<file path="flow/run.sh">
#!/bin/bash
# the make line also repeats each setting of config.mk as NAME=value (left out here)
make -C /OpenROAD-flow-scripts/flow DESIGN_CONFIG=/design/flow/config.mk WORK_HOME=/design/flow/orfs CLKGATE_MAP_FILE= finish
</file>
<file path="flow/config.mk">
export PLATFORM = sky130hd
export DESIGN_NAME = fbindct_8bit
export DESIGN_NICKNAME = fbindct_8bit
export VERILOG_FILES = /design/flow/design.v
export SDC_FILE = /design/flow/constraint.sdc
export NUM_CORES = 4
export LEC_CHECK = 0
export ABC_AREA = 1
export CAP_MARGIN = 30
export CELL_PAD_IN_SITES_DETAIL_PLACEMENT = 0
export CORE_MARGIN = 4
export CORE_UTILIZATION = 68
export CTS_CLUSTER_SIZE = 23
export HOLD_SLACK_MARGIN = 0.02
export MAX_ROUTING_LAYER = met5
export SETUP_SLACK_MARGIN = 0.66
export SLEW_MARGIN = 20
</file>
<file path="flow/constraint.sdc">
create_clock -name core_clock -period 4.44 [get_ports {clk}]
set_input_delay 0.8880 -clock core_clock [delete_from_list [all_inputs] [get_ports {clk}]]
set_output_delay 0.8880 -clock core_clock [all_outputs]
set_load 0.01 [all_outputs]
</file>
<file path="flow/design.v">
`timescale 1ns / 1ps
module fbindct_8bit #(
  parameter IN_WIDTH = 8,                                  
  parameter INT_BITS = 6,                                  
  parameter FRAC_BITS = 6,                                 
  parameter INTER_WIDTH = IN_WIDTH + INT_BITS + FRAC_BITS, 
  parameter OUT_WIDTH = 20                                 
)(
  input                                        clk,
  input                                        rst,
  input signed [8*IN_WIDTH-1:0]                x_in,         
  input                                        ready_in,     
  input                                        load,         
  output                                       valid_out,    
  output signed [8*OUT_WIDTH-1:0]              y_out         
);
parameter [1:0] IDLE = 2'b00;
parameter [1:0] WAIT = 2'b01;
parameter [1:0] SEND = 2'b10;
reg [1:0] state;
parameter [1:0] STAGE1 = 2'b00;
parameter [1:0] STAGE2 = 2'b01;
parameter [1:0] STAGE3 = 2'b10;
parameter [1:0] STAGE4 = 2'b11;
reg [1:0] stage;
reg signed [IN_WIDTH-1:0] x_reg_0, x_reg_1, x_reg_2, x_reg_3, x_reg_4, x_reg_5, x_reg_6, x_reg_7;
reg done;
assign valid_out = done;
always @(posedge clk) begin : state_machine
  if (rst) begin
    state <= IDLE;
    stage <= STAGE1;
    done <= 1'b0;
    x_reg_0 <= 0;
    x_reg_1 <= 0;
    x_reg_2 <= 0;
    x_reg_3 <= 0;
    x_reg_4 <= 0;
    x_reg_5 <= 0;
    x_reg_6 <= 0;
    x_reg_7 <= 0;
  end else begin
    case (state)
      IDLE: begin
        if(load) begin
          x_reg_0 <= x_in[1*IN_WIDTH-1:0*IN_WIDTH];
          x_reg_1 <= x_in[2*IN_WIDTH-1:1*IN_WIDTH];
          x_reg_2 <= x_in[3*IN_WIDTH-1:2*IN_WIDTH];
          x_reg_3 <= x_in[4*IN_WIDTH-1:3*IN_WIDTH];
          x_reg_4 <= x_in[5*IN_WIDTH-1:4*IN_WIDTH];
          x_reg_5 <= x_in[6*IN_WIDTH-1:5*IN_WIDTH];
          x_reg_6 <= x_in[7*IN_WIDTH-1:6*IN_WIDTH];
          x_reg_7 <= x_in[8*IN_WIDTH-1:7*IN_WIDTH];
          state <= WAIT;
        end
      end
      WAIT: begin
        case (stage)
          STAGE1: begin 
            stage <= STAGE2;
            done <= 1'b0;
          end
          STAGE2: stage <= STAGE3;
          STAGE3: stage <= STAGE4;
          STAGE4: begin 
            state <= SEND;
            stage <= STAGE1;
            done <= 1'b1;
          end
          default : begin 
            stage <= STAGE1;
          end
        endcase
      end
      SEND: begin
        if(ready_in) begin
          state <= IDLE;
          done <= 1'b0;
        end
      end
      default: state <= IDLE;
    endcase
  end
end
reg signed [INTER_WIDTH-1:0] a_reg_0, a_reg_1, a_reg_2, a_reg_3, a_reg_4, a_reg_5, a_reg_6, a_reg_7;
wire signed [INTER_WIDTH-1:0] a_wire_0, a_wire_1, a_wire_2, a_wire_3, a_wire_4, a_wire_5, a_wire_6, a_wire_7;
assign a_wire_0 = (x_reg_0 + x_reg_7) << FRAC_BITS;
assign a_wire_1 = (x_reg_1 + x_reg_6) << FRAC_BITS;
assign a_wire_2 = (x_reg_2 + x_reg_5) << FRAC_BITS;
assign a_wire_3 = (x_reg_3 + x_reg_4) << FRAC_BITS;
assign a_wire_4 = (x_reg_3 - x_reg_4) << FRAC_BITS;
assign a_wire_5 = (x_reg_2 - x_reg_5) << FRAC_BITS;
assign a_wire_6 = (x_reg_1 - x_reg_6) << FRAC_BITS;
assign a_wire_7 = (x_reg_0 - x_reg_7) << FRAC_BITS;
always @(posedge clk) begin : stage1
  if(rst) begin
    a_reg_0 <= 0;
    a_reg_1 <= 0;
    a_reg_2 <= 0;
    a_reg_3 <= 0;
    a_reg_4 <= 0;
    a_reg_5 <= 0;
    a_reg_6 <= 0;
    a_reg_7 <= 0;
  end else if(stage == STAGE1) begin
    a_reg_0 <= a_wire_0;
    a_reg_1 <= a_wire_1;
    a_reg_2 <= a_wire_2;
    a_reg_3 <= a_wire_3;
    a_reg_4 <= a_wire_4;
    a_reg_5 <= a_wire_5;
    a_reg_6 <= a_wire_6;
    a_reg_7 <= a_wire_7;
  end
end
reg signed [INTER_WIDTH-1:0] b_reg_0, b_reg_1;
wire signed [INTER_WIDTH-1:0] b_wire_0, b_wire_1;
assign b_wire_0 = (a_reg_5>>>2) + (a_reg_5>>>3) + a_reg_6;             
assign b_wire_1 = (b_wire_0>>>1) + (b_wire_0>>>3) - a_reg_5;           
always @(posedge clk) begin : stage2
  if(rst) begin
    b_reg_0 <= 0;
    b_reg_1 <= 0;
  end else if(stage == STAGE2) begin
    b_reg_0 <= b_wire_0;
    b_reg_1 <= b_wire_1;
  end
end
reg signed [INTER_WIDTH-1:0] c_reg_0, c_reg_1, c_reg_2, c_reg_3, c_reg_4, c_reg_5, c_reg_6, c_reg_7;
wire signed [INTER_WIDTH-1:0] c_wire_0, c_wire_1, c_wire_2, c_wire_3, c_wire_4, c_wire_5, c_wire_6, c_wire_7;
assign c_wire_0 = a_reg_0 + a_reg_3;
assign c_wire_1 = a_reg_2 + a_reg_1;
assign c_wire_2 = a_reg_1 - a_reg_2;
assign c_wire_3 = a_reg_0 - a_reg_3;
assign c_wire_4 = a_reg_4 + b_reg_1;
assign c_wire_5 = a_reg_4 - b_reg_1;
assign c_wire_6 = a_reg_7 - b_reg_0;
assign c_wire_7 = b_reg_0 + a_reg_7;
always @(posedge clk) begin : stage3 
  if(rst) begin
    c_reg_0 <= 0;
    c_reg_1 <= 0;
    c_reg_2 <= 0;
    c_reg_3 <= 0;
    c_reg_4 <= 0;
    c_reg_5 <= 0;
    c_reg_6 <= 0;
    c_reg_7 <= 0;
  end else if(stage == STAGE3) begin
    c_reg_0 <= c_wire_0;
    c_reg_1 <= c_wire_1;
    c_reg_2 <= c_wire_2;
    c_reg_3 <= c_wire_3;
    c_reg_4 <= c_wire_4;
    c_reg_5 <= c_wire_5;
    c_reg_6 <= c_wire_6;
    c_reg_7 <= c_wire_7;
  end
end
reg signed [INTER_WIDTH-1:0] d_reg_0, d_reg_1, d_reg_2, d_reg_3, d_reg_4, d_reg_5, d_reg_6;
wire signed [INTER_WIDTH-1:0] d_wire_0, d_wire_1, d_wire_2, d_wire_3, d_wire_4, d_wire_5, d_wire_6;
assign d_wire_0 = c_reg_0 + c_reg_1;                                          
assign d_wire_1 = (d_wire_0>>>1) - c_reg_1;                                   
assign d_wire_2 = c_reg_2 - ((c_reg_3>>>2) + (c_reg_3>>>3));                 
assign d_wire_3 = c_reg_3 + (d_wire_2>>>2) + (d_wire_2>>>3);                 
assign d_wire_4 = c_reg_4 - (c_reg_7>>>3);                                    
assign d_wire_5 = c_reg_5 + (c_reg_6>>>1) + (c_reg_6>>>2) + (c_reg_6>>>3);  
assign d_wire_6 = c_reg_6 - (d_wire_5>>>1);                                   
always @(posedge clk) begin : stage4 
  if(rst) begin
    d_reg_0 <= 0;
    d_reg_1 <= 0;
    d_reg_2 <= 0;
    d_reg_3 <= 0;
    d_reg_4 <= 0;
    d_reg_5 <= 0;
    d_reg_6 <= 0;
  end else if(stage == STAGE4) begin
    d_reg_0 <= d_wire_0;
    d_reg_1 <= d_wire_1;
    d_reg_2 <= d_wire_2;
    d_reg_3 <= d_wire_3;
    d_reg_4 <= d_wire_4;
    d_reg_5 <= d_wire_5;
    d_reg_6 <= d_wire_6;
  end
end
reg [INTER_WIDTH-1:0] c_reg7_delay;
always @(posedge clk) begin : delay_c_reg
  if (rst) begin
    c_reg7_delay <= 1'b0;
  end else begin
    c_reg7_delay <= c_reg_7;
  end
end
assign y_out[1*OUT_WIDTH-1:0*OUT_WIDTH] = d_reg_0;
assign y_out[2*OUT_WIDTH-1:1*OUT_WIDTH] = c_reg7_delay;
assign y_out[3*OUT_WIDTH-1:2*OUT_WIDTH] = d_reg_3;
assign y_out[4*OUT_WIDTH-1:3*OUT_WIDTH] = d_reg_6;
assign y_out[5*OUT_WIDTH-1:4*OUT_WIDTH] = d_reg_1;
assign y_out[6*OUT_WIDTH-1:5*OUT_WIDTH] = d_reg_5;
assign y_out[7*OUT_WIDTH-1:6*OUT_WIDTH] = d_reg_2;
assign y_out[8*OUT_WIDTH-1:7*OUT_WIDTH] = d_reg_4;
endmodule
</file>
==> design notes, run 1 <==
Compared with the post-synthesis result, the final layout area differs by 22.9%. The utilization after layout came out at 0.847. The async set-reset flop share out of synthesis was 0. Area fraction in and, or, nand and nor cells: 0.153. Clock-pin slew was measured on the worst setup and hold paths at 0.06 ns. As logged by OpenROAD, the buffers inserted on ports number 208. The post-synthesis instance area came out at 30500 sq um. The tools report the source of the worst hold timing path as b_reg_0[19]. The run gives 8 as the number of detailed-routing iterations run before antenna repair. Summed over all layers, the global routing overflow is 0. The later pin in the worst-skew pair is clocked with a latency of 0.62 ns. Internal cell power: 0.0147 W. The dominant delay contributor by cell family on the critical path was adder cells. Hold analysis shows the worst path with a depth of 2. The clock drives 435 sinks. The kind of end point of the critical path is a flop. The run gives 0.286 for the area share of the leading cell type in the synthesized netlist. The run gives 0.164 for the relative contribution of sequential cells to total power. Following the worst setup path forward leads to its endpoint at b_reg_1[19]. For flop-to-flop paths, the worst setup slack is -0.31 ns.

Summed over all layers, the routed wires come to 95.8 mm. The run gives 47 as the number of buffers created by CTS. The count of fill cells added during filler insertion was 2648. The parity-gate share of the synthesized area counting xor and xnor cells works out to 0.0647. Together, buffers and inverters on the worst path number 3.

The run gives 48200 sq um for the area of the die. The core region is 44200 sq um. Number of distinct library cells after synthesis: 55.

The global-route wire length before repair is 138 mm. The startpoint identified for the worst register-to-register timing path is a_reg_5[10]. The gate count of the mapped netlist is 4205, and the portion of the post-synthesis area used by sequential elements is 0.286.

The dominant combinational cell family by area after synthesis was AND-OR/OR-AND gates. The run gives 158 for the pin count of the biggest net entering global routing. The heaviest power group is combinational cells. The sequential power is 0.00452 W. In this run the number of cells on the critical path is 20. Traced cell by cell, the critical path runs through fa_1 -> ha_4 -> a21oi_1 -> nand2_2 -> nand2_2 -> nand2_2 -> a21oi_4 -> xor2_2 -> inv_1 -> fa_1 -> ha_4 -> a21oi_2 -> o21ai_4 -> buf_4 -> a21oi_1 -> o21ai_1 -> a21oi_1 -> xor2_1 -> o21ai_1 -> inv_1.

The detailed router finished its first iteration with 3369 violations. With the number of H-tree branching levels at 2, the number of enable flip-flop cells is 0. The relative slew slack came out at 0.378. The violated checks flagged are negative setup slack. The final report lists a non-filler cell total of 5073.

According to the I/O placement log, the pin count is 229. Setup repair after global routing could not meet its margin everywhere. The dominant cell type by area after synthesis was dfxtp_1.

The logs give a warning total of 117. Detailed routing inserted a total of 29400 vias. The critical path launch point is a_reg_5[10]. With the combinational fraction of design power at 0.687, the fraction of power spent switching nets is 0.467. The largest individual stage delay along the critical path comes from the cell fa_1.

The DRC violation count after routing is 0, and the number of routed nets with antenna violations is 0. The end of the worst hold path is b_reg_0[19]. For the worst setup path, the data arrival time is 5.31 ns. The tree is rooted in a clkbuf_16.

With the worst path setup slack after routing at -0.305 ns, the worst clock skew is 0.0272 ns. Synthesized flop and latch total: 435. Setup violations remaining at the end of the flow were counted as 8. At the worst endpoint, the required time is 5.00 ns.

In the final layout, flip-flops and latches occupy 8780 sq um. Fraction of the core area occupied by cells at floorplan: 0.689. In the post-synthesis netlist, the biggest area contributors are dfxtp_1, ha_1, inv_1. The commonest register cell is dfxtp_1.

The tool flagged a number of max-cap violations equal to 0. Depth of the most critical reg-to-reg path: 20. The portion of netlist area occupied by mux cells is 0, and the pin slew with the least headroom to its limit is 0.934 ns. Per the OpenROAD floorplan log, the height of the die is 220 microns. The largest single stage delay on the critical path is 0.71 ns. The type recorded for the worst min-delay path is flop to flop. The cell count after placement is 4882.

Derived from the worst setup path, the maximum achievable clock frequency is 0.211 GHz. The report lists the number of standard-cell rows as 77. The post-synthesis average cell area works out to 7.24 sq um.

Once detailed placement completed, the half-perimeter wirelength came to 63.6 mm. Largest fanout of any net on the critical path: 5. TritonCTS built the clock tree.

The number of global-route vias before repair was 26700; the number of vias per cell was 5.80. The clock passes through at most 3 buffers. The layout net count is 4908, and the number of cells in Yosys stat is 4205. The fraction of the cycle the final worst path needs is 1.07. The run gives 18.6 nW as the total leakage power. STA classifies the critical path startpoint as a flop. For the total net switching power, the log shows 0.0129 W. The critical path start-end classification was flop to flop. The final timing report lists a hold violation count of 0. The endpoint identified for the worst register-to-register timing path is b_reg_1[19]. The top cell type by instance count after synthesis is inv_1.

Proportion of power drawn by the clock network: 0.149. The highest supply drop recorded on VDD is 1.11 mV. Per the layout area report, the combinational gate area comes to 20100 sq um. According to the Yosys statistics, the synthesized design has a chip area of 30500 sq um. The initial antenna violation count is 3. The run finished, with violations left.

The global-route usage over all layers came out at 0.353. After detailed routing, the average wire length per cell comes to 18.9 microns. The area share of fa/ha/maj cells after synthesis works out to 0.184. At the end of routability-driven placement, the weighted congestion stood at 0.945. For the clock group, total power comes out at 0.00411 W. The run gives 737 nW/um^2 for the total power per unit cell area. Max-slew check failures listed in the final report amount to 0. After synthesis, the most frequently instantiated cells are inv_1, nand2_1, nor2_1. The horizontal extent of the die was 220 microns.

The run gives 1 as the number of warnings issued by yosys. The area fraction in compound gates was 0.192; the power drawn by the combinational cells was 0.0190 W. The final critical delay including setup and external delays works out to 4.75 ns.
[through the flow]
stage / hold WS [ns] / worst slack (ns) / power [W] / area [sq um] / TNS [ns]
after global routing: 0.503 / -0.338 / 0.0289 / 37400 / -2.43
final: 0.476 / -0.305 / 0.0276 / 37400 / -1.34
after floorplan: 0.399 / 0.414 / 0.0137 / 31200 / 0
after CTS: 0.475 / 0.163 / 0.0236 / 36300 / 0
after global placement: 0.455 / 0.0632 / 0.0165 / 33500 / 0
after detailed placement: 0.464 / 0.00668 / 0.0167 / 33500 / 0
[what timing repair did]
item,in CTS,in global routing
setup endpoints to repair,32,41
buffers inserted,63,43
resized,179,205
pin swaps,124,132
hold buffers,0,0
[final cells by class]
type,count,share of cell area
timing repair buffer,350,0.0872
tap,592,0.0198
clock buffer,61,0.0355
antenna,1,0.0000668
clock inverter,23,0.00738
inverter,770,0.0780
multi-input combinational,2841,0.538
sequential,435,0.234
[layer usage]
layer / GRT usage / wire length (microns) / vias up
li1: - / - / 14000
met1: 0.477 / 39300 / 13500
met2: 0.560 / 42200 / 1522
met3: 0.0545 / 8370 / 414
met4: 0.165 / 5910 / 2
met5: 0 / 19 / -
==> run 2, diff against run 1 <==
- CAP_MARGIN: 30 -> 0
- CORE_MARGIN: 4 -> 2
- CORE_UTILIZATION: 68 -> 72
- CTS_CLUSTER_SIZE: 23 -> 78
- HOLD_SLACK_MARGIN: 0.02 -> -0.09
- PLACE_DENSITY_LB_ADDON: default -> 0.16
- SETUP_SLACK_MARGIN: 0.66 -> 0.04
- clock period: 4.44 -> 4.11 ns (I/O delays scaled with it)
==> design notes, run 2 <==
The tools report the proportion of power drawn by the clock network as 0.143 (-0.006). The run gives -0.314 ns (-0.320 ns) as the worst-case setup slack after placement. The logic area came out at 19900 sq um (-1.1%).

The run gives 0.61 ns (about the same) for the clock network latency to the later pin of the worst-skew pair. The combinational fraction of design power was 0.706 (+0.019). The fraction of the cycle the final worst path needs works out to 1.25 (+0.179).

In the synthesized netlist, the cells that appear most often are inv_1, nand2_1, nor2_1. The count of tool warnings was 115 (-1.7%). The largest fanout of any net on the critical path came out at 5 (unchanged). The critical path depth in cells works out to 23 (+15%). The tools report the count of hold-fix buffers inserted at cts as 0 (unchanged).

The portion of netlist area occupied by mux cells is 0 (unchanged). The logs give 13 (+5) for the number of detailed-routing iterations run before antenna repair and 30000 (+12%) for the number of global-route vias before repair. The total of endpoints with negative setup slack in the final report was 37 (+29). With the global-route wire length before repair at 154 mm (+12%), the relative area change from synthesis to final layout is 25.7%. The worst path setup slack after routing was -1.02 ns (-0.714 ns); the number of enable flip-flop cells was 0 (unchanged). The run gives 44000 sq um (-8.9%) as the area of the die. The startpoint identified for the worst register-to-register timing path is a_reg_5[10].

End point of the critical path: b_reg_1[15]. The tools report the number of routed nets with antenna violations as 0 (unchanged). Total power per unit cell area: 848 nW/um^2 (+15%). The number of top-level pins came out at 229 (unchanged). The run gives 75 (-2.6%) as the site row count. The source of the worst hold timing path is c_reg_0[15].

Average wire per cell in the routed design: 23.9 microns (+27%). The tools report the fraction of the core area occupied by cells at floorplan as 0.728 (+0.0390). Setup repair after global routing could not meet its margin everywhere. The logs give 34200 (+16%) for the total via count in the routed design and 4205 (unchanged) for the gate count of the mapped netlist.

The async set-reset flop share out of synthesis came out at 0 (unchanged). The DRC violation count after routing came out at 0 (unchanged). The area fraction in and, or, nand and nor cells was 0.153 (unchanged); the signal arrival time at the worst endpoint was 5.60 ns (+0.29 ns). The post-synthesis instance area is 30500 sq um (unchanged).

The layout net count is 5060 (+3.1%). The clock-pin slew on the worst setup and hold paths came out at 0.07 ns (about the same). The kind of cell with the highest combined delay along the critical path is AND-OR/OR-AND gates. The run gives 0.192 (unchanged) for the area fraction in compound gates. End of the worst hold path: c_reg_0[15]. The dominant cell type by area after synthesis is dfxtp_1. The run finished, with violations left. The count of port buffers added during placement was 208 (unchanged); the area of placed instances was 34600 sq um (+3.3%). The count of routing violations after the opening detailed-route iteration is 5785 (+72%), and the number of cells in Yosys stat is 4205 (unchanged). With the number of buffer and inverter instances along the worst setup path at 5 (+2), the relative contribution of sequential cells to total power is 0.151 (-0.013). Sequential power: 0.00491 W (+8.6%).

The routability congestion estimate was 0.997 (+5.5%); the total length of routed wires was 124 mm (+29%). The pin count of the biggest net entering global routing was 174 (+10%). The initial antenna violation count was 9 (+6); the highest cell delay on the worst timing path was 0.76 ns (+0.05 ns).

With the count of fill cells added during filler insertion at 1679 (-37%), the relative slew slack is 0.309 (-0.0691). The parity-gate share of the synthesized area counting xor and xnor cells is 0.0647 (unchanged). The run gives 0.0170 W (+15%) as the internal cell power. The run gives 23 (+15%) for the depth of the most critical reg-to-reg path. The post-synthesis average cell area was 7.24 sq um (unchanged).

The count of cells along the worst hold path is 2 (unchanged). The final critical delay including setup and external delays works out to 5.13 ns (+0.384 ns). The run gives 1.33 mV (+19%) as the peak supply drop. The number of H-tree branching levels is 2 (unchanged), and the area share of the leading cell type in the synthesized netlist is 0.286 (unchanged). For the required time of the critical path, the log shows 4.58 ns (-0.42 ns).

The logs give 0 (unchanged) for the final hold violation count and 55 (unchanged) for the number of distinct library cells after synthesis. The heaviest power group is combinational cells. The logs give 0.440 (+0.0863) for the global-route usage over all layers and 0.0155 W (+20%) for the total net switching power.

With the horizontal extent of the die at 210 microns (-4.5%), the portion of the post-synthesis area used by sequential elements is 0.286 (unchanged). Yosys shows that the main logic family after synthesis is AND-OR/OR-AND gates. The post-detailed-placement half-perimeter wirelength is 68.0 mm (+6.9%).

The run gives 0.00463 W (+13%) for the reported clock group power. The worst hold-check path type was flop to flop. For the maximum root-to-sink buffer count, the log shows 3 (unchanged).

The checks that failed were negative setup slack. The area share of fa/ha/maj cells after synthesis was 0.184 (unchanged). STA classifies the critical path endpoint as a flop.

Total number of clock tree sinks: 435 (unchanged). The tools report the power drawn by the combinational cells as 0.0229 W (+21%). inv_1 is the most common cell in the netlist. The area of the synthesized netlist per yosys stat is 30500 sq um (unchanged), and the total leakage power is 19.3 nW (+3.6%).

The run gives 0.195 GHz (-7.5%) for the highest attainable clock frequency. Capturing point of the worst reg2reg path: b_reg_1[15]. The area of the core region came out at 41900 sq um (-5.4%). For reference, the critical path cell chain is fa_1 -> ha_4 -> a21o_1 -> nand3_2 -> nand2_2 -> a21oi_4 -> o21ai_2 -> nand2_1 -> a21oi_2 -> nand2_2 -> a31oi_4 -> buf_6 -> buf_4 -> fa_1 -> inv_1 -> ha_4 -> a21oi_4 -> o21ai_4 -> o21bai_4 -> buf_6 -> xor2_2 -> o21ai_1 -> inv_1.

The number of vias per cell came out at 6.60 (+14%). Startpoint type of the worst setup path: a flop. Flip-flop and latch area: 8740 sq um (-0.46%). With the area of all placed cells without fillers at 38300 sq um (+2.2%), the total negative slack is -15.48 ns (-14.14 ns). The total global routing overflow was 0 (unchanged); the pin slew with the least headroom to its limit was 1.04 ns (+0.102 ns).

The tools report the number of maximum-capacitance violations as 0 (unchanged). CTS placed an instance of clkbuf_16 at the clock tree root. The synthesis report names the predominant flop master as dfxtp_1. By area the synthesized netlist is led by dfxtp_1, ha_1, inv_1.

The synthesized flop and latch total is 435 (unchanged), and the worst clock skew is 0.0282 ns (+0.000927 ns). On the critical path, the stage with the largest delay is an instance of fa_1. The tools report the number of warnings issued by yosys as 1 (unchanged).

For the total count of max-transition violations in the final report, the log shows 0 (unchanged). The fraction of power spent switching nets works out to 0.477 (+0.00966). The die outline height is 210 microns (-4.5%). Per STA, the startpoint of the critical path is a_reg_5[10].

For reference, the most critical setup path is categorized as flop to flop. TritonCTS built the clock tree. The logs give 46 (-2.1%) for the number of buffers created by CTS and -1.02 ns (-0.71 ns) for the setup slack of the worst register-to-register path.
-- run 2: area by class of cell --
class                           count  area share
Multi-Input combinational cell   2841       0.520
Clock inverter                     18     0.00631
Clock buffer                       65      0.0368
Antenna cell                        4    0.000261
Inverter                          770      0.0758
Sequential cell                   435       0.228
Timing Repair Buffer              503       0.115
Tap cell                          539      0.0176
-- run 2: routing by layer --
metal,up-vias,wire length (microns),GRT usage
met5,-,72,0
met4,4,13900,0.289
met3,1239,16600,0.0796
met2,3305,52600,0.724
met1,15400,40500,0.530
li1,14200,-,-
-- run 2: per-stage QoR --
stage               instances  power [W]   util  hold slack [ns]
global route             5171     0.0333  0.914            0.500
CTS                      5138     0.0262  0.885            0.479
finish                   5175     0.0324  0.915            0.484
floorplan                4224     0.0138      -            0.399
global placement         5040     0.0193  0.828            0.454
detailed placement       5040     0.0197  0.828            0.463
-- run 2: timing repair --
action / in CTS / in global routing
buffers inserted: 16 / 33
pin swaps: 51 / 125
endpoints found under the setup margin: 29 / 33
resized: 142 / 241
==> run 3, diff against run 2 <==
- ABC_AREA: 1 -> default
- CAP_MARGIN: 0 -> 20
- CELL_PAD_IN_SITES_DETAIL_PLACEMENT: 0 -> default
- CORE_UTILIZATION: 72 -> 40
- CTS_CLUSTER_SIZE: 78 -> default
- HOLD_SLACK_MARGIN: -0.09 -> default
- MAX_ROUTING_LAYER: met5 -> default
- PLACE_DENSITY_LB_ADDON: 0.16 -> default
- SETUP_SLACK_MARGIN: 0.04 -> default
- clock period: 4.11 -> 10.0 ns (I/O delays scaled with it)
==> design notes, run 3 <==
The run finished with no timing, DRC or antenna violations. After synthesis, the cell types taking the most area are dfxtp_1, ha_1, nor2_1. The number of detailed-routing iterations run before antenna repair is 7 (-6). The count of port buffers added during placement works out to 208 (unchanged). Number of routed nets with antenna violations: 0 (unchanged). In the setup report, the worst path falls into the class flop to flop. For the number of top-level pins, the log shows 229 (unchanged). Area share of the leading cell type in the synthesized netlist: 0.304 (+0.0184). The source of the worst hold timing path is c_reg_7[4]. The site row count is 98 (+31%), and the number of distinct library cells after synthesis is 74 (+35%).

The tools report the pin count of the biggest net entering global routing as 183 (+5.2%). The number of vias per cell works out to 4.93 (-25%). The combinational fraction of design power is 0.488 (-0.218), and the critical path depth in cells is 22 (-4.3%). With the total number of clock tree sinks at 435 (unchanged), the relative slew slack is 0.266 (-0.0429).

The run gives 15.8% for the relative area change from synthesis to final layout. The run gives 1.10 ns (+0.0659 ns) for the pin slew with the least headroom to its limit. The final critical delay including setup and external delays was 5.99 ns (+0.863 ns); the count of tool warnings was 111 (-3.5%).

Most used flip-flop cell: dfxtp_1. The total of endpoints with negative setup slack in the final report was 0 (-100%); the fraction of the cycle the final worst path needs was 0.599 (-0.649).

The post-detailed-placement half-perimeter wirelength came out at 55.0 mm (-19%). The average wire per cell in the routed design was 15.6 microns (-35%); the proportion of power drawn by the clock network was 0.255 (+0.112). The layout net count is 4030 (-20%). Global-route wire length before repair: 113 mm (-27%).

The tools report the maximum root-to-sink buffer count as 3 (unchanged). The dominant cell type by area after synthesis was dfxtp_1. According to the timing report, the critical path is captured at d_reg_6[19]. The total global routing overflow was 0 (unchanged); the post-synthesis average cell area was 8.31 sq um (+15%).

The run gives 0 (-9) as the initial antenna violation count. The synthesized flop and latch total was 435 (unchanged). For the worst reg-to-reg path, the endpoint reported by OpenROAD is d_reg_6[19]. The parity-gate share of the synthesized area counting xor and xnor cells is 0.0698 (+0.00512).

STA classifies the critical path endpoint as a flop. The slowest library cell on the worst path is dfxtp_1. The number of global-route vias before repair was 20500 (-32%); the portion of the post-synthesis area used by sequential elements was 0.304 (+0.0184).

The startpoint type of the worst setup path is a flop. The total via count in the routed design is 22500 (-34%), and the clock-pin slew on the worst setup and hold paths is 0.06 ns (about the same). Ranked by power, first place goes to combinational cells. The async set-reset flop share out of synthesis came out at 0 (unchanged).

The count of routing violations after the opening detailed-route iteration came out at 1252 (-78%). The number of warnings issued by yosys was 1 (unchanged); the number of maximum-capacitance violations was 0 (unchanged). The DRC violation count after routing is 0 (unchanged), and the total leakage power is 13.8 nW (-29%). The total net switching power came out at 0.00306 W (-80%). TritonCTS built the clock tree. The setup slack of the worst register-to-register path came out at 4.01 ns (+5.03 ns). The area of the core region is 71100 sq um (+70%).

The number of buffers created by CTS was 51 (+11%). CTS placed an instance of clkbuf_16 at the clock tree root. The total negative slack was 0 ns (+15.48 ns). The area share of fa/ha/maj cells after synthesis was 0.198 (+0.0141).

The peak supply drop is 0.190 mV (-86%). The signal on the critical path passes through inv_1 -> fa_1 -> fa_1 -> inv_1 -> ha_1 -> a211oi_1 -> o21bai_2 -> a21oi_1 -> xor2_1 -> ha_1 -> a21o_1 -> a21oi_1 -> nor3b_1 -> a21oi_1 -> maj3_2 -> maj3_2 -> o21a_1 -> o211ai_2 -> o211ai_2 -> maj3_2 -> a2111o_1 -> o221ai_1. The end of the worst hold path was c_reg7_delay[4]. The logs give 73700 sq um (+68%) for the area of the die and 2 (unchanged) for the number of H-tree branching levels.

The logs give 7066 (+320%) for the count of fill cells added during filler insertion and 0.00199 W (-59%) for the sequential power. The run gives 3446 (-18%) for the number of cells in Yosys stat. With the fraction of the core area occupied by cells at floorplan at 0.402 (-0.325), the area fraction in and, or, nand and nor cells is 0.139 (-0.0135). The global-route usage over all layers is 0.189 (-0.251), and the fraction of power spent switching nets is 0.396 (-0.0811). The startpoint identified for the worst register-to-register timing path is c_reg_6[4].

The run gives 0.0420 (+0.0420) for the portion of netlist area occupied by mux cells. Count of cells along the worst hold path: 1 (-1). The final hold violation count was 0 (unchanged).

In the synthesized netlist, the cells that appear most often are nor2_1, dfxtp_1, inv_1. The most critical setup path has its startpoint at c_reg_6[4]. The relative contribution of sequential cells to total power is 0.257 (+0.106), and the clock network latency to the later pin of the worst-skew pair is 0.60 ns (about the same). With the required time of the critical path at 10.52 ns (+5.94 ns), the worst path setup slack after routing is 4.01 ns (+5.03 ns).

Setup repair after global routing left no endpoint under its margin. The die outline height is 271 microns (+29%), and the count of hold-fix buffers inserted at cts is 0 (unchanged). The internal cell power is 0.00468 W (-72%), and the reported clock group power is 0.00197 W (-57%). For the total length of routed wires, the log shows 71.2 mm (-42%).

The run gives 22 (-4.3%) for the depth of the most critical reg-to-reg path. The largest fanout of any net on the critical path came out at 7 (+2). The total power per unit cell area is 233 nW/um^2 (-72%), and the area fraction in compound gates is 0.172 (-0.0198).

For the area of the synthesized netlist per yosys stat, the log shows 28600 sq um (-6.0%). In this design, the largest share of critical-path delay is due to adder cells. nor2_1 is the most common cell in the netlist.

The run gives 0 (-16) for the number of buffers inserted to repair setup after CTS. The dominant combinational cell family by area after synthesis was adder cells. With the highest cell delay on the worst timing path at 0.49 ns (-0.27 ns), the post-cts resize count is 0 (-100%). The run gives 28600 sq um (-6.0%) for the post-synthesis instance area.

Routability congestion estimate: 0.843 (-15%). The tools report the gate count of the mapped netlist as 3446 (-18%). The utilization after layout was 0.466 (-0.449); the highest attainable clock frequency was 0.167 GHz (-14%).

The number of enable flip-flop cells is 0 (unchanged). The worst-case setup slack after placement is 4.08 ns (+4.40 ns). The number of buffer and inverter instances along the worst setup path was 2 (-3); the total power consumption of the routed design was 0.00774 W (-76%). The horizontal extent of the die works out to 271 microns (+29%). The min-delay analysis places its worst path in the category flop to flop.

The worst clock skew was 0.0293 ns (+0.00118 ns); the total antenna diodes in the routed design was 0 (-4). For the signal arrival time at the worst endpoint, the log shows 6.52 ns (+0.92 ns). With the total count of max-transition violations in the final report at 0 (unchanged), the power drawn by the combinational cells is 0.00378 W (-83%).
[run 3: layout make-up]
class                   instances  area, sq um  share of cell area
flip-flops and latches        435         8720               0.263
well taps                     950         1190              0.0359
clock inverters                24          342              0.0103
multi-input cells            2485        17900               0.539
clock buffers                  70         1440              0.0434
repair buffers                221         2200              0.0663
inverters                     373         1400              0.0422
[run 3: per-layer routing]
layer,vias up,wire [microns],GRT usage
li1,11700,-,-
met1,10300,37200,0.285
met2,381,30300,0.290
met3,67,2670,0.0233
met4,0,1040,0.0351
met5,-,0,0
[run 3: through the flow]
step	instances	cell area, sq um	hold slack [ns]
finish	4558	33100	0.438
global route	4558	33100	0.461
CTS	4558	33100	0.440
detailed placement	4464	31400	0.454
global placement	4464	31400	0.447
floorplan	3465	28700	0.431
==> run 4, diff against run 3 <==
- ABC_AREA: default -> 0
- CAP_MARGIN: 20 -> 0
- CELL_PAD_IN_SITES_DETAIL_PLACEMENT: default -> 0
- CELL_PAD_IN_SITES_GLOBAL_PLACEMENT: default -> 0
- CORE_UTILIZATION: 40 -> 46
- CTS_CLUSTER_SIZE: default -> 48
- GPL_TIMING_DRIVEN: default -> 0
- MAX_ROUTING_LAYER: default -> met4
- PLACE_DENSITY: default -> 0.54
- TNS_END_PERCENT: default -> 30
- clock period: 10.0 -> 3.5 ns (I/O delays scaled with it)
==> design notes, run 4 <==
Post-synthesis instance area: 28600 sq um (unchanged). With the area fraction in compound gates at 0.172 (unchanged), the largest fanout of any net on the critical path is 3 (-4). Failing layout checks were recorded as negative setup slack. The cell count after placement is 4509 (+1.0%).

The horizontal extent of the die came out at 253 microns (-6.7%). The slowest library cell on the worst path is fa_2. The total leakage power is 14.7 nW (+7.1%). The total power per unit cell area is 768 nW/um^2 (+230%). Count of port buffers added during placement: 207 (-0.48%). The tools report the proportion of power drawn by the clock network as 0.212 (-0.043).

The flow ran to the end, but the layout failed its checks. The area share of the leading cell type in the synthesized netlist works out to 0.304 (unchanged). The count of fill cells added during filler insertion came out at 5633 (-20%).

The parity-gate share of the synthesized area counting xor and xnor cells was 0.0698 (unchanged). Heaviest power group: combinational cells. Clock-pin slew on the worst setup and hold paths: 0.06 ns (about the same). The dominant delay contributor by cell family on the critical path is adder cells. For the global-route wire length before repair, the log shows 141 mm (+25%). The area of all placed cells without fillers is 35800 sq um (+8.1%), and the total of endpoints with negative setup slack in the final report is 55 (+55). The logs give 19300 sq um (+8.2%) for the logic area and 0.0162 W (+250%) for the internal cell power. For the number of distinct library cells after synthesis, the log shows 74 (unchanged). The fraction of the core area occupied by cells at floorplan was 0.465 (+0.0622). Setup repair after global routing could not meet its margin everywhere. Most used flip-flop cell: dfxtp_1.

The post-detailed-placement half-perimeter wirelength was 75.4 mm (+37%). The area of the synthesized netlist per yosys stat is 28600 sq um (unchanged). The number of cells in the finished layout apart from fillers is 4682 (+2.7%), and the relative area change from synthesis to final layout is 25.2%. The tools report the site row count as 91 (-7.1%).

The run gives 0.00572 W (+190%) as the sequential power. The top cell type by instance count after synthesis is nor2_1. STA classifies the critical path startpoint as a flop. The depth of the most critical reg-to-reg path works out to 20 (-9.1%). The final hold slack came out at 0.473 ns (+0.0346 ns).

TritonCTS built the clock tree. Walking the worst path, the cells encountered are fa_2 -> fa_1 -> fa_2 -> a211oi_2 -> o21bai_2 -> a21oi_2 -> xor2_2 -> ha_4 -> a21o_1 -> a21oi_2 -> nor3b_4 -> a21oi_2 -> maj3_2 -> maj3_2 -> o32a_1 -> o211ai_2 -> o211ai_2 -> maj3_2 -> a2111o_1 -> o221ai_2. For the combinational fraction of design power, the log shows 0.581 (+0.093). Number of H-tree branching levels: 2 (unchanged). The run gives 32100 sq um (+2.4%) for the area of placed instances.

In the synthesized netlist, the dominant kind of combinational cell is adder cells. The dominant cell type by area after synthesis was dfxtp_1. Final critical delay including setup and external delays: 5.38 ns (-0.616 ns). The path with the worst hold slack has its endpoint at x_reg_7[3]. With the total global routing overflow at 0 (unchanged), the die outline height is 253 microns (-6.7%).

The number of vias per cell is 5.27 (+6.9%). For the reported clock group power, the log shows 0.00582 W (+200%). The worst path setup slack after routing is -1.88 ns (-5.88 ns). The logs give 64200 sq um (-13%) for the area of the die and -2.40 ns (-6.48 ns) for the worst-case setup slack after placement. The run gives 0 (unchanged) for the number of routed nets with antenna violations. Capturing point of the worst reg2reg path: d_reg_6[19]. Fraction of the cycle the final worst path needs: 1.54 (+0.937).

Source of the worst hold timing path: x_reg_7[3]. The cell sitting at the root of the clock tree is a clkbuf_16. The initial antenna violation count is 1 (+1). The run gives 0.186 GHz (+11%) as the highest attainable clock frequency. The number of warnings issued by yosys was 1 (unchanged); the highest cell delay on the worst timing path was 0.60 ns (+0.11 ns).

The run gives 0 (unchanged) for the total count of max-transition violations in the final report. The run gives 3 (unchanged) for the maximum root-to-sink buffer count. The run gives 6 (-1) for the number of detailed-routing iterations run before antenna repair. The gate count of the mapped netlist was 3446 (unchanged); the pin slew with the least headroom to its limit was 1.22 ns (+0.120 ns). STA lists the startpoint of the worst register-to-register path as c_reg_6[3].

The count of tool warnings was 113 (+1.8%); the total net switching power was 0.0113 W (+270%). The tools report the number of maximum-capacitance violations as 0 (unchanged). Final hold violation count: 0 (unchanged). The number of enable flip-flop cells was 0 (unchanged). Tracing the worst setup path back leads to its startpoint at c_reg_6[3].

With the worst clock skew at 0.0315 ns (+0.00217 ns), the async set-reset flop share out of synthesis is 0 (unchanged). The logs give 0.297 (+0.108) for the global-route usage over all layers and 4264 (+5.8%) for the layout net count. The area share of fa/ha/maj cells after synthesis was 0.198 (unchanged). The total power consumption of the routed design was 0.0275 W (+260%). With the number of global-route vias before repair at 23800 (+16%), the fraction of power spent switching nets is 0.412 (+0.0169). The number of buffer and inverter instances along the worst setup path came out at 0 (-2). The average wire per cell in the routed design came out at 20.1 microns (+29%).

The number of cells in Yosys stat was 3446 (unchanged); the pin count of the biggest net entering global routing was 14 (-92%). The run gives 4.02 ns (-6.50 ns) for the required time of the critical path. The portion of the post-synthesis area used by sequential elements was 0.304 (unchanged); the area of the core region was 61600 sq um (-13%). With the routability congestion estimate at 0.961 (+14%), the number of buffers created by CTS is 52 (+2.0%). The portion of netlist area occupied by mux cells was 0.0420 (unchanged); the total number of clock tree sinks was 435 (unchanged). The worst setup path is of the flop to flop kind. For the power drawn by the combinational cells, the log shows 0.0160 W (+320%).

The relative contribution of sequential cells to total power was 0.208 (-0.049); the critical path depth in cells was 20 (-9.1%). Yosys attributes the largest share of cell area to dfxtp_1, ha_1, nor2_1. The area fraction in and, or, nand and nor cells works out to 0.139 (unchanged). Worst hold-check path type: flop to flop. For the signal arrival time at the worst endpoint, the log shows 5.89 ns (-0.63 ns). The count of cells along the worst hold path was 2 (+1); the post-synthesis average cell area was 8.31 sq um (unchanged). The setup slack of the worst register-to-register path is -1.88 ns (-5.88 ns). For the number of top-level pins, the log shows 229 (unchanged).

The synthesized flop and latch total came out at 435 (unchanged). The end point of the critical path is d_reg_6[19]. The tools report the relative slew slack as 0.185 (-0.0802).

The run gives 8780 sq um (+0.70%) as the flip-flop and latch area. The total length of routed wires was 94.0 mm (+32%); the total via count in the routed design was 24700 (+9.8%). For the DRC violation count after routing, the log shows 0 (unchanged).

After synthesis, the most frequently instantiated cells are nor2_1, dfxtp_1, inv_1. Kind of end point of the critical path: a flop. The run gives 1436 (+15%) for the count of routing violations after the opening detailed-route iteration. The peak supply drop came out at 1.35 mV (+610%). Clock network latency to the later pin of the worst-skew pair: 0.62 ns (+0.02 ns).
[run 4: per-stage QoR]
stage | utilization | setup TNS (ns)
2_1_floorplan | - | -25.00
3_3_place_gp | 0.521 | -59.97
3_5_place_dp | 0.521 | -62.62
4_1_cts | 0.572 | -38.61
5_1_grt | 0.582 | -51.35
6_report | 0.582 | -39.91
[run 4: cell type report]
type | count | share of cell area
multi-input combinational | 2485 | 0.539
sequential | 435 | 0.245
timing repair buffer | 285 | 0.0750
clock buffer | 67 | 0.0407
inverter | 373 | 0.0397
tap | 837 | 0.0292
buffer | 169 | 0.0207
clock inverter | 29 | 0.0102
antenna | 2 | 0.000140
[run 4: layer usage]
layer	wire length (microns)	vias up	GRT usage
met2	43800	623	0.485
met3	4730	136	0.0315
met1	42900	11700	0.392
met5	0	-	-
li1	-	12200	-
met4	2570	0	0.0783
[run 4: timing repair]
action,in CTS,in global routing
setup buffers,57,24
endpoints found under the setup margin,73,78
pin swaps,129,92
hold buffers,0,0
resized,198,110
==> run 5, diff against run 4 <==
- ABC_AREA: 0 -> default
- CAP_MARGIN: 0 -> 20
- CELL_PAD_IN_SITES_DETAIL_PLACEMENT: 0 -> default
- CELL_PAD_IN_SITES_GLOBAL_PLACEMENT: 0 -> default
- CORE_UTILIZATION: 46 -> 72
- CTS_CLUSTER_DIAMETER: default -> 373
- CTS_CLUSTER_SIZE: 48 -> default
- GPL_TIMING_DRIVEN: 0 -> default
- MAX_ROUTING_LAYER: met4 -> default
- PLACE_DENSITY: 0.54 -> 0.95
- TNS_END_PERCENT: 30 -> default
- clock period: 3.5 -> 5.08 ns (I/O delays scaled with it)
==> design notes, run 5 <==
Pin count of the biggest net entering global routing: 184 (+170). For the total leakage power, the log shows 14.2 nW (-3.8%). The checks that failed: negative setup slack.

The commonest cells after synthesis are nor2_1, dfxtp_1, inv_1. Count of port buffers added during placement: 208 (+0.48%). The global-route wire length before repair was 128 mm (-9.2%); the highest cell delay on the worst timing path was 0.60 ns (about the same).

Of the combinational cells, the family taking the most area is adder cells. Site row count: 73 (-20%). Looking at the group totals, the largest power group turns out to be combinational cells. The area of the synthesized netlist per yosys stat was 28600 sq um (unchanged).

With the fraction of the cycle the final worst path needs at 1.11 (-0.430), the DRC violation count after routing is 0 (unchanged). For the power drawn by the combinational cells, the log shows 0.00988 W (-38%). The number of enable flip-flop cells is 0 (unchanged), and the die outline height is 203 microns (-20%).

With the count of hold-fix buffers inserted at cts at 0 (unchanged), the total power per unit cell area is 514 nW/um^2 (-33%). With the area fraction in compound gates at 0.172 (unchanged), the internal cell power is 0.00976 W (-40%). The horizontal extent of the die works out to 203 microns (-20%). The run gives 89.2 mm (-5.2%) as the total length of routed wires. TritonCTS built the clock tree. The portion of netlist area occupied by mux cells came out at 0.0420 (unchanged). The worst path setup slack after routing is -0.538 ns (+1.34 ns). The count of cells along the worst hold path came out at 2 (unchanged). Area of the die: 41400 sq um (-36%).

The portion of the post-synthesis area used by sequential elements was 0.304 (unchanged). Number of routed nets with antenna violations: 0 (unchanged). For the number of cells in Yosys stat, the log shows 3446 (unchanged). The area share of the leading cell type in the synthesized netlist is 0.304 (unchanged). The combinational fraction of design power was 0.571 (-0.010); the global-route usage over all layers was 0.385 (+0.0883). Post-synthesis average cell area: 8.31 sq um (unchanged). The worst setup path is captured at a flop.

For the number of cells in the finished layout apart from fillers, the log shows 4203 (-10%). Layout net count: 4109 (-3.6%). The async set-reset flop share out of synthesis is 0 (unchanged), and the routability congestion estimate is 0.971 (+1.1%).

Source of the worst hold timing path: c_reg_7[8]. The tools report the number of top-level pins as 229 (unchanged). The run gives 0.178 GHz (-4.3%) for the highest attainable clock frequency. The flow ran to the end, but the layout failed its checks.

The utilization after layout came out at 0.852 (+0.271). The run gives 0 (unchanged) as the total global routing overflow. The tools report the number of detailed-routing iterations run before antenna repair as 9 (+3).

The total number of clock tree sinks was 435 (unchanged); the critical path depth in cells was 25 (+25%). Number of buffers created by CTS: 45 (-13%). For the final hold violation count, the log shows 0 (unchanged).

Setup repair after global routing could not meet its margin everywhere. The run gives 4 (+1) for the largest fanout of any net on the critical path. With the proportion of power drawn by the clock network at 0.202 (-0.010), the final critical delay including setup and external delays is 5.62 ns (+0.243 ns). The tools report the required time of the critical path as 5.52 ns (+1.50 ns). The cell count after placement came out at 4100 (-9.1%). Dominant cell type by area after synthesis: dfxtp_1. The post-synthesis instance area was 28600 sq um (unchanged); the post-detailed-placement half-perimeter wirelength was 57.0 mm (-24%).

With the pin slew with the least headroom to its limit at 0.965 ns (-0.257 ns), the number of H-tree branching levels is 2 (unchanged). STA classifies the critical path startpoint as a flop. The setup slack of the worst register-to-register path is -0.54 ns (+1.34 ns).

Area fraction in and, or, nand and nor cells: 0.139 (unchanged). Total antenna diodes in the routed design: 0 (-2). The total count of max-transition violations in the final report was 0 (unchanged).

The logs give 31300 sq um (-2.4%) for the area of placed instances and 0.00349 W (-40%) for the reported clock group power. The clock-pin slew on the worst setup and hold paths came out at 0.07 ns (about the same). Among the stages of the critical path, the cell type that occurs most often is a21oi_2. Number of global-route vias before repair: 25300 (+6.5%).

Area of the core region: 39500 sq um (-36%). For the number of warnings issued by yosys, the log shows 1 (unchanged). The tools report the relative slew slack as 0.357 (+0.171). The worst hold path belongs to the class flop to flop.

The commonest register cell is dfxtp_1. The clock network latency to the later pin of the worst-skew pair was 0.61 ns (about the same). The run gives 17.5% for the relative area change from synthesis to final layout.

The run gives 0 (unchanged) as the number of maximum-capacitance violations. OpenSTA lists the critical path endpoint as d_reg_3[18]. The total of endpoints with negative setup slack in the final report came out at 16 (-71%). The top cell type by instance count after synthesis is nor2_1. The tools report the total net switching power as 0.00752 W (-34%). The endpoint of the worst hold path is reported as c_reg7_delay[8]. The synthesized flop and latch total came out at 435 (unchanged). The peak supply drop is 0.435 mV (-68%), and the total negative slack is -3.62 ns (+36.29 ns). Critical path start-end classification: flop to flop. The count of routing violations after the opening detailed-route iteration was 3142 (+120%); the parity-gate share of the synthesized area counting xor and xnor cells was 0.0698 (unchanged). With the average wire per cell in the routed design at 21.2 microns (+5.6%), the sequential power is 0.00392 W (-31%). The reg-to-reg startpoint is c_reg_1[6].

The tools report the initial antenna violation count as 0 (-1). For the gate count of the mapped netlist, the log shows 3446 (unchanged). The fraction of power spent switching nets was 0.435 (+0.0227); the total via count in the routed design was 26800 (+8.5%). The fraction of the core area occupied by cells at floorplan came out at 0.725 (+0.261). Worst clock skew: 0.0313 ns (-0.000231 ns).

For the number of distinct library cells after synthesis, the log shows 74 (unchanged). The relative contribution of sequential cells to total power is 0.227 (+0.019), and the number of vias per cell is 6.37 (+21%). The run gives 116 (+2.7%) for the count of tool warnings. The endpoint identified for the worst register-to-register timing path is d_reg_3[18]. The tree is rooted in a clkbuf_16. The run gives 3 (unchanged) for the maximum root-to-sink buffer count. The cell family contributing the most delay on the critical path is AND-OR/OR-AND gates.

The depth of the most critical reg-to-reg path came out at 25 (+25%). Sorting the synthesized cells by area gives the leading types as dfxtp_1, ha_1, nor2_1. The most critical setup path has its startpoint at c_reg_1[6].

The slowest library cell on the worst path was fa_1. Count of fill cells added during filler insertion: 2014 (-64%). The tools report the area of all placed cells without fillers as 33600 sq um (-6.1%). The run gives 0.198 (unchanged) for the area share of fa/ha/maj cells after synthesis.

The run gives 5 (+5) for the number of buffer and inverter instances along the worst setup path. Signal arrival time at the worst endpoint: 6.05 ns (+0.16 ns).
run 5: what timing repair did:
item                       4_1_cts  5_1_grt
setup endpoints to repair       14       23
pin swaps                       25       50
gates resized                   43       97
setup buffers                   10       15
run 5: area by class of cell:
cell class	instances	area, sq um	share of cell area
tap	525	657	0.0195
clock inverter	23	290	0.00863
sequential	435	8740	0.260
clock buffer	56	1240	0.0368
timing repair buffer	306	2870	0.0853
multi-input combinational	2485	18400	0.548
inverter	373	1400	0.0416
run 5: layer usage:
layer	wire [microns]	global-route usage
met1	32600	0.468
met2	41000	0.650
met3	8970	0.0697
met4	6570	0.207
met5	0	0
run 5: per-stage QoR:
| step | power, W | hold WS [ns] | setup WS (ns) |
|---|---|---|---|
| finish | 0.0173 | 0.450 | -0.538 |
| CTS | 0.0156 | 0.451 | -0.178 |
| global placement | 0.0113 | 0.446 | -0.0617 |
| detailed placement | 0.0118 | 0.460 | -0.340 |
| global route | 0.0180 | 0.466 | -0.764 |
| floorplan | 0.00981 | 0.431 | -0.0123 |
==> run 6, diff against run 5 <==
- CORE_UTILIZATION: 72 -> 56
- CTS_CLUSTER_DIAMETER: 373 -> default
- PLACE_DENSITY: 0.95 -> default
- clock period: 5.08 -> 4.83 ns (I/O delays scaled with it)
==> design notes, run 6 <==
The flow ran to the end, but the layout failed its checks. The reasons given for failing layout checks are negative setup slack. The total length of routed wires is 77.1 mm (-14%), and the total leakage power is 15.0 nW (+5.6%). Post-synthesis average cell area: 8.31 sq um (unchanged). For the reported clock group power, the log shows 0.00404 W (+16%).

The run gives 435 (unchanged) for the total number of clock tree sinks. The dominant delay contributor by cell family on the critical path is adder cells. The portion of the post-synthesis area used by sequential elements was 0.304 (unchanged).

With the clock network latency to the later pin of the worst-skew pair at 0.60 ns (about the same), the largest fanout of any net on the critical path is 3 (-1). Required time of the critical path: 5.35 ns (-0.17 ns). The tools report the area of the synthesized netlist per yosys stat as 28600 sq um (unchanged).

TritonCTS built the clock tree. The run gives 0.0698 (unchanged) for the parity-gate share of the synthesized area counting xor and xnor cells. The run gives 6 (-10) as the total of endpoints with negative setup slack in the final report. The run gives 0 (unchanged) for the total antenna diodes in the routed design. Looking at the reg2reg group, the worst path starts from c_reg_5[2]. The tools report the power drawn by the combinational cells as 0.0112 W (+10%). The combinational fraction of design power was 0.578 (+0.007). The cell type with the highest occurrence count on the critical path was maj3_2. The run gives 182 (-1.1%) for the pin count of the biggest net entering global routing. The area fraction in compound gates was 0.172 (unchanged); the count of hold-fix buffers inserted at cts was 0 (unchanged). The area share of fa/ha/maj cells after synthesis was 0.198 (unchanged). Heaviest power group: combinational cells. With the total power per unit cell area at 548 nW/um^2 (+6.7%), the DRC violation count after routing is 0 (unchanged). The maximum root-to-sink buffer count is 3 (unchanged). Number of detailed-routing iterations run before antenna repair: 6 (-3). Fraction of the core area occupied by cells at floorplan: 0.569 (-0.156).

The proportion of power drawn by the clock network is 0.209 (+0.007). The run gives 3446 (unchanged) as the number of cells in Yosys stat. After synthesis, the cell types taking the most area are dfxtp_1, ha_1, nor2_1. The source of the worst hold timing path was c_reg_7[17].

The worst clock skew is 0.0170 ns (-0.0143 ns). The end of the worst hold path is c_reg7_delay[17]. The tools report the internal cell power as 0.0118 W (+21%). The logs give 57.9 mm (+1.7%) for the post-detailed-placement half-perimeter wirelength and 0.213 (-0.014) for the relative contribution of sequential cells to total power. Routability congestion estimate: 0.913 (-6.0%). The count of port buffers added during placement was 208 (unchanged). The run gives 0 (unchanged) for the final hold violation count. The worst setup path is of the flop to flop kind. Total net switching power: 0.00754 W (+0.23%).

Area of the die: 52900 sq um (+28%). The sequential power came out at 0.00411 W (+5%). The depth of the most critical reg-to-reg path works out to 20 (-20%).

Looking at the clock tree report, the root buffer type is clkbuf_16. With the number of buffers created by CTS at 49 (+8.9%), the total global routing overflow is 0 (unchanged). The worst path setup slack after routing was -0.426 ns (+0.112 ns).

Capturing point of the worst reg2reg path: d_reg_6[19]. The peak supply drop was 0.645 mV (+48%). End point of the critical path: d_reg_6[19]. The fraction of the cycle the final worst path needs came out at 1.09 (-0.0178). The final critical delay including setup and external delays was 5.26 ns (-0.362 ns); the global-route usage over all layers was 0.280 (-0.105). The area of the core region was 50300 sq um (+27%). Worst hold-check path type: flop to flop.

The run gives 1535 (-51%) as the count of routing violations after the opening detailed-route iteration. The run gives 24200 (-9.4%) as the total via count in the routed design. The post-synthesis instance area is 28600 sq um (unchanged), and the number of vias per cell is 5.38 (-15%). With the number of warnings issued by yosys at 1 (unchanged), the average wire per cell in the routed design is 17.1 microns (-19%). The portion of netlist area occupied by mux cells came out at 0.0420 (unchanged). The run gives 0.346 (-0.0103) as the relative slew slack. Setup repair after global routing could not meet its margin everywhere.

The run gives -0.572 ns (-0.232 ns) for the worst-case setup slack after placement. Yosys instantiated no cell more often than nor2_1. The worst setup path is captured at a flop. The relative area change from synthesis to final layout works out to 23.1%. The run gives 82 (+12%) for the site row count. STA classifies the critical path startpoint as a flop. The initial antenna violation count is 0 (unchanged), and the number of global-route vias before repair is 23100 (-8.7%). The number of maximum-capacitance violations was 0 (unchanged); the highest attainable clock frequency was 0.190 GHz (+6.9%). The synthesized flop and latch total is 435 (unchanged), and the fraction of power spent switching nets is 0.390 (-0.0449). For the gate count of the mapped netlist, the log shows 3446 (unchanged).

Counting instances in the post-synthesis netlist gives the leading cell types as nor2_1, dfxtp_1, inv_1. The run gives 229 (unchanged) for the number of top-level pins. The layout net count is 4253 (+3.5%). The tools report the count of fill cells added during filler insertion as 4065 (+100%). The number of distinct library cells after synthesis was 74 (unchanged).

The number of enable flip-flop cells was 0 (unchanged). For reference, the critical path cell chain is fa_1 -> fa_2 -> ha_4 -> a211oi_4 -> o21bai_1 -> a21oi_1 -> o21ai_1 -> xnor2_1 -> ha_1 -> a21oi_2 -> nor3b_4 -> a21oi_2 -> maj3_2 -> maj3_2 -> o32a_1 -> o211ai_2 -> o211ai_2 -> maj3_2 -> a2111o_1 -> o221ai_1. The critical path launch point is c_reg_5[2]. Slowest library cell on the worst path: fa_2.

Among all flip-flop cells after synthesis, the most frequent one is dfxtp_1. For the number of routed nets with antenna violations, the log shows 0 (unchanged). Clock-pin slew on the worst setup and hold paths: 0.06 ns (about the same).

The area share of the leading cell type in the synthesized netlist is 0.304 (unchanged), and the die outline height is 230 microns (+13%). The total power consumption of the routed design was 0.0193 W (+12%). The global-route wire length before repair is 120 mm (-6.4%), and the area fraction in and, or, nand and nor cells is 0.139 (unchanged).

The setup slack of the worst register-to-register path came out at -0.43 ns (+0.11 ns). Yosys shows that the main logic family after synthesis is adder cells. The horizontal extent of the die was 230 microns (+13%). The signal arrival time at the worst endpoint was 5.78 ns (-0.27 ns).

The dominant cell type by area after synthesis is dfxtp_1. The async set-reset flop share out of synthesis came out at 0 (unchanged). The number of buffer and inverter instances along the worst setup path was 0 (-5); the total count of max-transition violations in the final report was 0 (unchanged). The highest cell delay on the worst timing path was 0.64 ns (+0.04 ns); the count of cells along the worst hold path was 2 (unchanged). The count of tool warnings works out to 120 (+3.4%).

With the number of H-tree branching levels at 2 (unchanged), the pin slew with the least headroom to its limit is 0.981 ns (+0.0155 ns). The critical path depth in cells came out at 20 (-20%).
## run 6: metal layers
layer / part of all wire / global-route usage
met5: 0 / 0
met4: 0.024 / 0.0744
met3: 0.044 / 0.0315
met2: 0.46 / 0.460
met1: 0.47 / 0.392
## run 6: what timing repair did
action                                  4_1_cts  5_1_grt
endpoints found under the setup margin       17       22
setup buffers                                26       20
gates resized                                41      120
pin swaps                                    38       96
## run 6: metrics by stage
step,hold slack (ns),cells,utilization,cell area (sq um),TNS [ns]
after global routing,0.492,4500,0.701,35200,-3.49
after floorplan,0.431,3465,-,28700,-0.262
after detailed placement,0.451,4370,0.646,32500,-3.13
after CTS,0.466,4484,0.687,34600,-0.790
final,0.471,4500,0.701,35200,-1.51
after global placement,0.449,4369,0.646,32500,-1.14
## run 6: layout make-up
cell class	count	area [sq um]	area share
Clock buffer	64	1350	0.0384
Clock inverter	25	377	0.0107
Inverter	373	1400	0.0398
Multi-Input combinational cell	2485	18600	0.528
Sequential cell	435	8740	0.248
Tap cell	672	841	0.0239
Timing Repair Buffer	446	3940	0.112
==> run 7, diff against run 6 <==
- ABC_AREA: default -> 0
- CAP_MARGIN: 20 -> 0
- CELL_PAD_IN_SITES_DETAIL_PLACEMENT: default -> 0
- CORE_MARGIN: 2 -> 4
- CORE_UTILIZATION: 56 -> 72
- CTS_CLUSTER_DIAMETER: default -> 260
- CTS_CLUSTER_SIZE: default -> 21
- HOLD_SLACK_MARGIN: default -> -0.09
- MAX_ROUTING_LAYER: default -> met5
- SETUP_SLACK_MARGIN: default -> 0.66
- clock period: 4.83 -> 6.46 ns (I/O delays scaled with it)
==> design notes, run 7 <==
The flow ran to the end and the layout has no timing, DRC or antenna violations. The combinational fraction of design power came out at 0.571 (-0.007). The pin slew with the least headroom to its limit was 1.07 ns (+0.0920 ns); the area share of fa/ha/maj cells after synthesis was 0.198 (unchanged). For the reported clock group power, the log shows 0.00159 W (-61%).

The run gives 6 (unchanged) for the number of detailed-routing iterations run before antenna repair. The count of cells along the worst hold path is 2 (unchanged), and the maximum root-to-sink buffer count is 3 (unchanged). The run gives 18.6 microns (+8.5%) for the average wire per cell in the routed design.

The biggest area contributor in the post-synthesis netlist is dfxtp_1. Ranked by instance count, the synthesized netlist is headed by nor2_1, dfxtp_1, inv_1. The number of buffers created by CTS was 24 (-51%).

The run gives 2486 (-39%) for the count of fill cells added during filler insertion. The post-synthesis instance area came out at 28600 sq um (unchanged). The main area contributors are dfxtp_1, ha_1, nor2_1.

Per the STA report, the cell with the highest stage delay on the worst path is fa_1. The logs give 72 (-12%) for the site row count and 0 (unchanged) for the number of maximum-capacitance violations. Listed in order, past its start point the critical path passes fa_1 -> fa_1 -> fa_1 -> a211oi_2 -> o21bai_2 -> a21oi_2 -> xor2_1 -> ha_1 -> a21o_1 -> a21oi_2 -> nor3b_4 -> a21oi_1 -> maj3_2 -> maj3_2 -> o21a_1 -> o211ai_2 -> o211ai_2 -> maj3_2 -> a2111o_1 -> o221ai_1. The total via count in the routed design is 24400 (+0.54%), and the signal arrival time at the worst endpoint is 6.14 ns (+0.36 ns).

The run gives 0.875 (-0.213) for the fraction of the cycle the final worst path needs. For the number of global-route vias before repair, the log shows 23400 (+1.2%). With the DRC violation count after routing at 0 (unchanged), the relative area change from synthesis to final layout is 10.3%. The tools report the gate count of the mapped netlist as 3446 (unchanged). The number of routed nets with antenna violations was 0 (unchanged). The tools report the number of H-tree branching levels as 1 (-1). Largest fanout of any net on the critical path: 6 (+3). For reference, the critical path is captured by d_reg_6[19]. The parity-gate share of the synthesized area counting xor and xnor cells came out at 0.0698 (unchanged). The top cell type by instance count after synthesis was nor2_1. Total power per unit cell area: 345 nW/um^2 (-37%). The run gives 207 microns (-9.9%) for the horizontal extent of the die. The number of top-level pins came out at 229 (unchanged). With the proportion of power drawn by the clock network at 0.146 (-0.063), the global-route wire length before repair is 120 mm (-0.40%). The run gives 0.920 (+0.76%) as the routability congestion estimate. Total number of clock tree sinks: 435 (unchanged). The source of the worst hold timing path is c_reg_7[14].

The endpoint identified for the worst register-to-register timing path is d_reg_6[19]. Count of port buffers added during placement: 208 (unchanged). Number of enable flip-flop cells: 0 (unchanged).

The tools report the number of cells in Yosys stat as 3446 (unchanged). Dominant combinational cell family by area after synthesis: adder cells. The worst clock skew was 0.0173 ns (+0.000265 ns). TritonCTS built the clock tree. The tools report the peak supply drop as 0.524 mV (-19%). The tools report the fraction of the core area occupied by cells at floorplan as 0.734 (+0.164). The critical path depth in cells came out at 20 (unchanged).

With the number of vias per cell at 6.00 (+11%), the count of tool warnings is 115 (-4.2%). The worst setup path is launched from a flop. The highest attainable clock frequency was 0.177 GHz (-7.0%); the die outline height was 207 microns (-9.9%). According to the timing report, the critical path is launched from c_reg_6[3]. The portion of the post-synthesis area used by sequential elements is 0.304 (unchanged). With the portion of netlist area occupied by mux cells at 0.0420 (unchanged), the required time of the critical path is 6.95 ns (+1.60 ns). The most used flip-flop cell is dfxtp_1.

The sequential power came out at 0.00308 W (-25%). The dominant delay contributor by cell family on the critical path is adder cells. The tools report the number of warnings issued by yosys as 1 (unchanged). The relative contribution of sequential cells to total power is 0.283 (+0.070). With the post-detailed-placement half-perimeter wirelength at 56.8 mm (-1.9%), the total power consumption of the routed design is 0.0109 W (-44%). Fraction of power spent switching nets: 0.436 (+0.0454). With the logic area at 17900 sq um (-3.5%), the count of routing violations after the opening detailed-route iteration is 2173 (+42%). The depth of the most critical reg-to-reg path came out at 20 (unchanged). Setup repair after global routing left no endpoint under its margin. The async set-reset flop share out of synthesis is 0 (unchanged), and the number of distinct library cells after synthesis is 74 (unchanged). Heaviest power group: combinational cells. Looking at the setup timing report, the critical path kind is flop to flop.

The synthesized flop and latch total came out at 435 (unchanged). The logs give 0 (unchanged) for the count of hold-fix buffers inserted at cts and 224 (+23%) for the pin count of the biggest net entering global routing. The area of the die is 43000 sq um (-19%), and the area of the core region is 39000 sq um (-22%). Clock network latency to the later pin of the worst-skew pair: 0.58 ns (-0.02 ns). The highest cell delay on the worst timing path is 0.57 ns (-0.07 ns).

The run gives 8.31 sq um (unchanged) for the post-synthesis average cell area. The tools report the total of endpoints with negative setup slack in the final report as 0 (-6). The root buffer cell chosen for the clock tree is clkbuf_16.

For the power drawn by the combinational cells, the log shows 0.00622 W (-44%). The utilization after layout was 0.809 (+0.109); the total antenna diodes in the routed design was 0 (unchanged). Layout net count: 4005 (-5.8%).

The worst hold path terminates at c_reg7_delay[14]. For the total count of max-transition violations in the final report, the log shows 0 (unchanged). The type recorded for the worst min-delay path is flop to flop.

With the area fraction in and, or, nand and nor cells at 0.139 (unchanged), the setup slack of the worst register-to-register path is 0.81 ns (+1.23 ns). The launch point of the worst register-to-register path is recorded as c_reg_6[3]. For the total net switching power, the log shows 0.00475 W (-37%).

The relative slew slack was 0.285 (-0.0613); the number of buffer and inverter instances along the worst setup path was 0 (unchanged). The area share of the leading cell type in the synthesized netlist came out at 0.304 (unchanged). The logs give 75.5 mm (-2.0%) for the total length of routed wires and 28600 sq um (unchanged) for the area of the synthesized netlist per yosys stat. With the area fraction in compound gates at 0.172 (unchanged), the final hold violation count is 0 (unchanged). STA classifies the critical path endpoint as a flop. For the internal cell power, the log shows 0.00615 W (-48%). The clock-pin slew on the worst setup and hold paths is 0.09 ns (+0.03 ns), and the total negative slack is 0 ns (+1.51 ns). The logs give 8730 sq um (about the same) for the flip-flop and latch area and 0.330 (+0.0498) for the global-route usage over all layers. With the final critical delay including setup and external delays at 5.65 ns (+0.395 ns), the total global routing overflow is 0 (unchanged).

The run gives 1 (+1) as the initial antenna violation count. The total leakage power is 13.2 nW (-12%).
[run 7: final cells by class]
type	instances	area share
Sequential cell	435	0.277
Inverter	373	0.0443
Clock inverter	1	0.000277
Tap cell	518	0.0205
Clock buffer	27	0.0201
Multi-Input combinational cell	2485	0.568
Timing Repair Buffer	223	0.0705
[run 7: per-layer routing]
| metal | vias up | GRT usage | share of wire |
|---|---|---|---|
| met5 | - | 0 | 0.00017 |
| met4 | 2 | 0.0887 | 0.033 |
| met3 | 185 | 0.0390 | 0.068 |
| met2 | 1038 | 0.553 | 0.46 |
| met1 | 11500 | 0.456 | 0.44 |
| li1 | 11600 | - | - |
[run 7: metrics by stage]
| stage | worst slack (ns) | hold slack (ns) | instance area [sq um] | std cells |
|---|---|---|---|---|
| 2_1_floorplan | 0.927 | 0.431 | 28700 | 3465 |
| 3_3_place_gp | 0.572 | 0.452 | 30800 | 4029 |
| 3_5_place_dp | 0.504 | 0.450 | 30800 | 4029 |
| 4_1_cts | 0.701 | 0.470 | 31500 | 4057 |
| 5_1_grt | 0.627 | 0.497 | 31600 | 4062 |
| 6_report | 0.809 | 0.469 | 31600 | 4062 |
[run 7: repair_timing]
action | 4_1_cts | 5_1_grt
setup buffers | 0 | 4
gates cloned | 0 | 0
endpoints found under the setup margin | 2 | 8
hold endpoints to repair | 0 | 0
pin swaps | 0 | 3
resized | 4 | 26
Power and IR drop assume default switching activity.
